==> try-onyx: inputs <==
==> flow/design.v <==
module flappy_core(
	input clk,
	input resetn,
	input go,
	input stop,
	input jump,
	input [1:0] sw,
	output [7:0] x,
	output [6:0] y,
	output [2:0] colour,
	output [7:0] HEX0,
	output [7:0] HEX1,
	output [7:0] HEX2,
	output [7:0] HEX3,
	output [14:0] LEDR
	);
	 wire [27:0] score;
	 wire [3:0] score_thousands;
	 wire [3:0] score_hundreds;
	 wire [3:0] score_tens;
	 wire [3:0] score_ones;
    wire [1112:0] draw;
    wire [27:0] rate;
	 wire [15:0] counter;
    wire start, move, lose;
    control c(
	.clk(clk),
	.go(go),
	.stop(stop),
   .start(start),
	.resetn(resetn),
	.move(move),
	.lose(lose)
	);
    datapath d(
	.clk(clk),
	.start(start),
	.move(move),
	.jump(jump),
	.rate(rate),
	.resetn(resetn),
	.draw(draw),
	.LEDR(LEDR[14:0]),
	.score(score),
	.lose(lose)
	);
    display d0(
	.floor(draw),
	.clk(clk),
	.resetn(resetn),
	.x(x),
	.y(y),
	.colour(colour),
	.counter(counter)
	);
	difficultySwitch diffSw(
		.sel(sw),
		.rate(rate)
	);
	bcd b0(
		.number(score[13:0]),
		.thousands(score_thousands),
		.hundreds(score_hundreds),
		.tens(score_tens),
		.ones(score_ones)
	);
	hex_display h0(
		.IN(score_ones),
		.OUT(HEX0)
	);
	hex_display h1(
		.IN(score_tens),
		.OUT(HEX1)
	);
	hex_display h2(
		.IN(score_hundreds),
		.OUT(HEX2)
	);
	 hex_display h3(
		.IN(score_thousands),
		.OUT(HEX3)
	);
endmodule
module difficultySwitch(
	input [1:0] sel,
	output reg [27:0] rate
	);
	always @(*) begin
		case(sel)
			2'b00: rate = 28'd150;  
			2'b01: rate = 28'd100;  
			2'b10: rate = 28'd80;   
			2'b11: rate = 28'd1500;  
		endcase
	end
endmodule
module control(
	input clk,
	input go,
	input stop,
	input resetn,
	input lose,
	output reg start,
	output reg move
	);
	reg [5:0] cur, next;
	localparam S_READY = 5'd0,
		  S_READY_WAIT = 5'd1,
		  S_MOVE  = 5'd2,
		  S_STOP  = 5'd3;
	always@(*)
	begin: state_table
		case (cur)
			S_READY: next = go ? S_READY_WAIT : S_READY;
			S_READY_WAIT: next = S_MOVE;
			S_MOVE: next = stop ? S_STOP : (lose ? S_READY : S_MOVE);
			S_STOP: next = S_READY;
			default: next = S_READY;
		endcase
	end
	always @(*)
	begin: enable_signals
		start = 1'b0;
		move = 1'b0;
		case (cur) 
			S_READY: begin 
				start = 1'b1;
			end
			S_MOVE: begin 
				move = 1'b1;
			end
			default: begin
			end
		endcase	
	end
	always@(posedge clk) 
	begin: state_FFs
		if (!resetn)
			cur <= S_READY;
		else 
			cur <= next;
	end
endmodule
module datapath (
    input clk,
    input start,
    input move,
    input jump,
	 input [27:0] rate,	
	input resetn,
	output [14:0] LEDR,
	output reg [27:0] score,
	output reg [1112:0] draw,
	output reg lose
    );
    reg [27:0] count;
	 reg [2:0] count2;
	reg [1112:0] obstacles;
    reg [6:0] height;
	reg [4:0] start_falling;
    reg going_up;
	 parameter gap = 7'b0000000;
	 parameter big_gap = {12{gap}};
    always@(posedge clk) begin
		if (!resetn) begin
			count <= rate;
			count2 <= 2'd3;
        	height <= 7'd40;
			going_up <= 1'b1;
			lose <= 1'b0;
			draw <= 1112'b0;
			obstacles[1105:0] <= {7'd35, big_gap, 7'd40, big_gap, 7'd20, big_gap, 7'd30, big_gap, 7'd45, big_gap, 7'd25, big_gap, 7'd35, big_gap, 7'd10};
			score <= 13'b0;
			start_falling <= 5'b0;
		end
        else if (start) begin
        	count <= rate;
        	height <= 7'd40;
         draw <= 1112'b0;
			obstacles[1105:0] <= {7'd35, big_gap, 7'd40, big_gap, 7'd20, big_gap, 7'd30, big_gap, 7'd45, big_gap, 7'd25, big_gap, 7'd35, big_gap, 7'd10};
			going_up <= 1'b1;
			score <= 13'b0;
			lose <= 1'b0;
			count2 <= 2'd3;
        end
		else begin
            if (count == 28'b0) begin
                count <= rate;
				score = score + 1;
				if (count2 == 1'b0) begin
					draw = draw << 7;
					draw[6:0] = obstacles[1105:1099];
					obstacles[1105:0] = {obstacles[1098:0], obstacles[1105:1099]};
					count2 = 2'd3;
				end else
					count2 = count2 - 1;
				if (height == 7'd0) 
					lose <= 1'b1;
				if (height == 7'd80) 
					lose <= 1'b1;
				if (draw[1105:1099] != 7'b0 && (height < draw[1105:1099] || height > draw[1105:1099] + 7'd24))
					lose <= 1'b1;
				if (jump) begin
					start_falling = 5'b1111;
					going_up = 1'b1;			
					end
				else if (start_falling > 0)
					start_falling = start_falling - 1;
				else 
					going_up = 1'b0;
				if (going_up)
					height = height + 1;
				else
					height = height -1;
				draw[1112:1106] = height;
				end
            else
				count <= count - 1;
        end
    end
    assign LEDR[5:0] = 6'b0;
    assign LEDR[7] = 1'b0;
    assign LEDR[6] = going_up;
    assign LEDR[14:8] = height;
endmodule
module display (
    input [1112:0] floor,
    input clk,
	 input resetn,
    output reg [7:0] x,
    output reg [6:0] y,
    output reg [2:0] colour,
	 output reg [15:0] counter
    );
   reg [7:0] x_init;
   reg [8:0] y_init;
	reg [8:0] runner_count;
	reg [6:0] runner_height;
	reg [1112:0] local_draw;
	reg [7:0] y_pixel;
	reg [7:0] pipe_height;  
	reg [8:0] count;
    always@(posedge clk) begin
		if (!resetn) begin
			x_init <= 8'd2;
			y_init <= 9'd84;		
			counter <= 15'b0;
			local_draw <= floor;
			count <= 8'd0;			
		end
		else begin
			if (counter < 15'd12800) begin
				if (counter < 15'd160) begin
					if (counter < 15'd80) 
						x <= 8'd0;
					else 
						x <= 8'd1;
					runner_count = counter % 80;
					y = y_init - runner_count;
					runner_height = floor[1112:1106];
					if (runner_count == 7'd0)
						colour = 3'b011;
					else if (runner_count < runner_height || runner_count > runner_height + 3)
						colour = 3'b011;
					else 
						colour = 3'b100;
				end 
				else begin
					count = (counter-160) % 320;
					if (count < 80)
						x <= x_init;
					else if (count < 160)
						x <= x_init + 1;
					else if (count < 240)
						x <= x_init + 2;
					else if (count < 320)
						x <= x_init + 3;
					y_pixel = count % 80;
					y <= y_init - y_pixel;
					pipe_height = local_draw[1105:1099];
					if (y_pixel < pipe_height || y_pixel > pipe_height + 7'd24)
						colour = 3'b110;
					else 
						colour = 3'b011;
					if (pipe_height == 7'd0) 
						colour = 3'b011;
					if (count == 15'd319) begin
						x_init <= x_init + 4;
						local_draw <= local_draw << 7;
					end
				end
				counter = counter + 1;
			end
			else begin 
				x_init <= 8'd2;
				y_init <= 9'd84;
				counter <= 15'b0;
				local_draw <= floor;
				count <= 8'd0;
			end
		end
	end
endmodule
module hex_display(IN, OUT);
    input [3:0] IN;
	output reg [7:0] OUT;
	always @(*)
	begin
	case(IN[3:0])
		4'b0000: OUT = 7'b1000000;
		4'b0001: OUT = 7'b1111001;
		4'b0010: OUT = 7'b0100100;
		4'b0011: OUT = 7'b0110000;
		4'b0100: OUT = 7'b0011001;
		4'b0101: OUT = 7'b0010010;
		4'b0110: OUT = 7'b0000010;
		4'b0111: OUT = 7'b1111000;
		4'b1000: OUT = 7'b0000000;
		4'b1001: OUT = 7'b0011000;
		4'b1010: OUT = 7'b0001000;
		4'b1011: OUT = 7'b0000011;
		4'b1100: OUT = 7'b1000110;
		4'b1101: OUT = 7'b0100001;
		4'b1110: OUT = 7'b0000110;
		4'b1111: OUT = 7'b0001110;
		default: OUT = 7'b0111111;
	endcase
	end
endmodule
module bcd(number, thousands, hundreds, tens, ones);
   input  [13:0] number;
   output reg [3:0] thousands;
   output reg [3:0] hundreds;
   output reg [3:0] tens;
   output reg [3:0] ones;
   reg [29:0] shift;
   integer i;
   always @(number)
   begin
      shift[29:14] = 0;
      shift[13:0]  = number;
      for (i=0; i<14; i=i+1) begin
         if (shift[17:14] >= 5)
            shift[17:14] = shift[17:14] + 3;
         if (shift[21:18] >= 5)
            shift[21:18] = shift[21:18] + 3;
         if (shift[25:22] >= 5)
            shift[25:22] = shift[25:22] + 3;
		if (shift[29:26] >= 5)
			shift[29:26] = shift[29:26] + 3;
         shift = shift << 1;
      end
	  thousands = shift[29:26];
      hundreds  = shift[25:22];
      tens      = shift[21:18];
      ones      = shift[17:14];
   end
endmodule
==> flow/run.sh <==
#!/bin/bash
# the make line also repeats each setting of config.mk as NAME=value (left out here)
make -C /OpenROAD-flow-scripts/flow DESIGN_CONFIG=/design/flow/config.mk WORK_HOME=/design/flow/orfs CLKGATE_MAP_FILE= finish
==> flow/config.mk <==
export PLATFORM = sky130hd
export DESIGN_NAME = flappy_core
export DESIGN_NICKNAME = flappy_core
export VERILOG_FILES = /design/flow/design.v
export SDC_FILE = /design/flow/constraint.sdc
export NUM_CORES = 4
export LEC_CHECK = 0
export CAP_MARGIN = 20
export CORE_MARGIN = 2
export CORE_UTILIZATION = 71
export CTS_CLUSTER_DIAMETER = 344
export CTS_CLUSTER_SIZE = 25
export PLACE_DENSITY = 0.37
export SETUP_SLACK_MARGIN = 2.39
export SLEW_MARGIN = 20
==> flow/constraint.sdc <==
create_clock -name core_clock -period 8.05 [get_ports {clk}]
set_input_delay 1.6100 -clock core_clock [delete_from_list [all_inputs] [get_ports {clk}]]
set_output_delay 1.6100 -clock core_clock [all_outputs]
set_load 0.01 [all_outputs]
==> inputs of try-juniper, as changes to try-onyx <==
--- a/flow/config.mk
+++ b/flow/config.mk
@@ -10,6 +10,4 @@
 export CORE_UTILIZATION = 71
 export CTS_CLUSTER_DIAMETER = 344
 export CTS_CLUSTER_SIZE = 25
-export PLACE_DENSITY = 0.37
-export SETUP_SLACK_MARGIN = 2.39
 export SLEW_MARGIN = 20
==> inputs of try-maple, as changes to try-onyx <==
==> flow/config.mk (replaced) <==
export PLATFORM = sky130hd
export DESIGN_NAME = flappy_core
export DESIGN_NICKNAME = flappy_core
export VERILOG_FILES = /design/flow/design.v
export SDC_FILE = /design/flow/constraint.sdc
export NUM_CORES = 4
export LEC_CHECK = 0
export ABC_AREA = 1
export CAP_MARGIN = 20
export CORE_ASPECT_RATIO = 0.88
export CORE_MARGIN = 2
export CORE_UTILIZATION = 72
export CTS_CLUSTER_DIAMETER = 369
export CTS_CLUSTER_SIZE = 15
export PLACE_DENSITY_LB_ADDON = 0.06
export SETUP_SLACK_MARGIN = 2.15
export SLEW_MARGIN = 20
==> flow/constraint.sdc (replaced) <==
create_clock -name core_clock -period 10.7 [get_ports {clk}]
set_input_delay 2.1400 -clock core_clock [delete_from_list [all_inputs] [get_ports {clk}]]
set_output_delay 2.1400 -clock core_clock [all_outputs]
set_load 0.01 [all_outputs]
==> inputs of try-pepper, as changes to try-onyx <==
==> flow/config.mk (replaced) <==
export PLATFORM = sky130hd
export DESIGN_NAME = flappy_core
export DESIGN_NICKNAME = flappy_core
export VERILOG_FILES = /design/flow/design.v
export SDC_FILE = /design/flow/constraint.sdc
export NUM_CORES = 4
export LEC_CHECK = 0
export ABC_AREA = 1
export CAP_MARGIN = 40
export CELL_PAD_IN_SITES_DETAIL_PLACEMENT = 1
export CELL_PAD_IN_SITES_GLOBAL_PLACEMENT = 2
export CORE_ASPECT_RATIO = 1.67
export CORE_MARGIN = 2
export CORE_UTILIZATION = 54
export CTS_CLUSTER_DIAMETER = 43
export CTS_CLUSTER_SIZE = 41
export GPL_ROUTABILITY_DRIVEN = 0
export GPL_TIMING_DRIVEN = 0
export MAX_ROUTING_LAYER = met5
export MIN_ROUTING_LAYER = met2
export PLACE_DENSITY_LB_ADDON = 0.17
export SETUP_SLACK_MARGIN = 3.32
export SLEW_MARGIN = 20
==> flow/constraint.sdc (replaced) <==
create_clock -name core_clock -period 13.2 [get_ports {clk}]
set_input_delay 2.6400 -clock core_clock [delete_from_list [all_inputs] [get_ports {clk}]]
set_output_delay 2.6400 -clock core_clock [all_outputs]
set_load 0.01 [all_outputs]
==> summary of the runs <==
Combinational power: try-maple is higher than try-onyx (75%). First-iteration DRC count: try-juniper < try-onyx < try-maple. Final cell count: try-juniper < try-onyx < try-maple. Total power: try-maple < try-juniper < try-onyx. Between try-maple and try-juniper, the lower worst hold slack is in try-maple (gap 0.015 ns). Of try-onyx and try-pepper, try-onyx has the higher synthesized area (gap 0.86%, measured against try-pepper). Die area: try-pepper is higher than try-onyx (about 30%). Against try-maple, the global-route usage of try-onyx is lower by 1.4 points. Between try-maple and try-onyx, the lower final area is in try-onyx (gap 0.24%, measured against try-onyx). try-pepper ended with an error in 3_1_place_gp_skip_io with FLW-0024. try-onyx reached the layout checks and failed them: negative setup slack. try-juniper completed and failed the layout checks on negative setup slack. try-maple completed, yet does not pass: negative setup slack.
==> figures <==
	try-maple	try-juniper	try-onyx	try-pepper
CTS tree	yes	yes	yes	-
Sequential share of cell area	54.9%	55.3%	55.1%	-
Critical Path End	HEX3[0]	HEX2[3]	HEX2[3]	-
Number of design-rule violations left by the first detailed-router iteration	8917	8039	8187	-
Run status	finished with violations	finished with violations	finished with violations	aborted with a tool error
Last stage reached	-	-	-	3_1_place_gp_skip_io
Violated checks	negative setup slack	negative setup slack	negative setup slack	-
Accumulated negative setup slack	-45.83 ns	-165.39 ns	-165.17 ns	-
Switch share	21.9%	20.7%	20.8%	-
Slew HR	17.0%	15.6%	17.1%	-
Final Util	79.5%	76.9%	77.2%	-
Post-synthesis average cell area	8.32 um2	8.48 um2	8.48 um2	8.32 um2
Number of logged tool warnings	159	155	154	-
Routability-driven placement congestion ratio	0.851	0.836	0.836	-
Depth of the worst hold-timing path	1	1	1	-
Via count normalized by instance count	5.52	5.52	5.53	-
Num ports	72	72	72	-
Met2 routing resource usage after global routing	48.1%	46.9%	47.0%	-
Area leader share	34.7%	34.4%	34.4%	34.7%
Area of the synthesized netlist per yosys stat	0.132 mm2	0.134 mm2	0.134 mm2	0.132 mm2
Antenna diode count	0	0	0	-
Power and IR drop assume default switching activity.
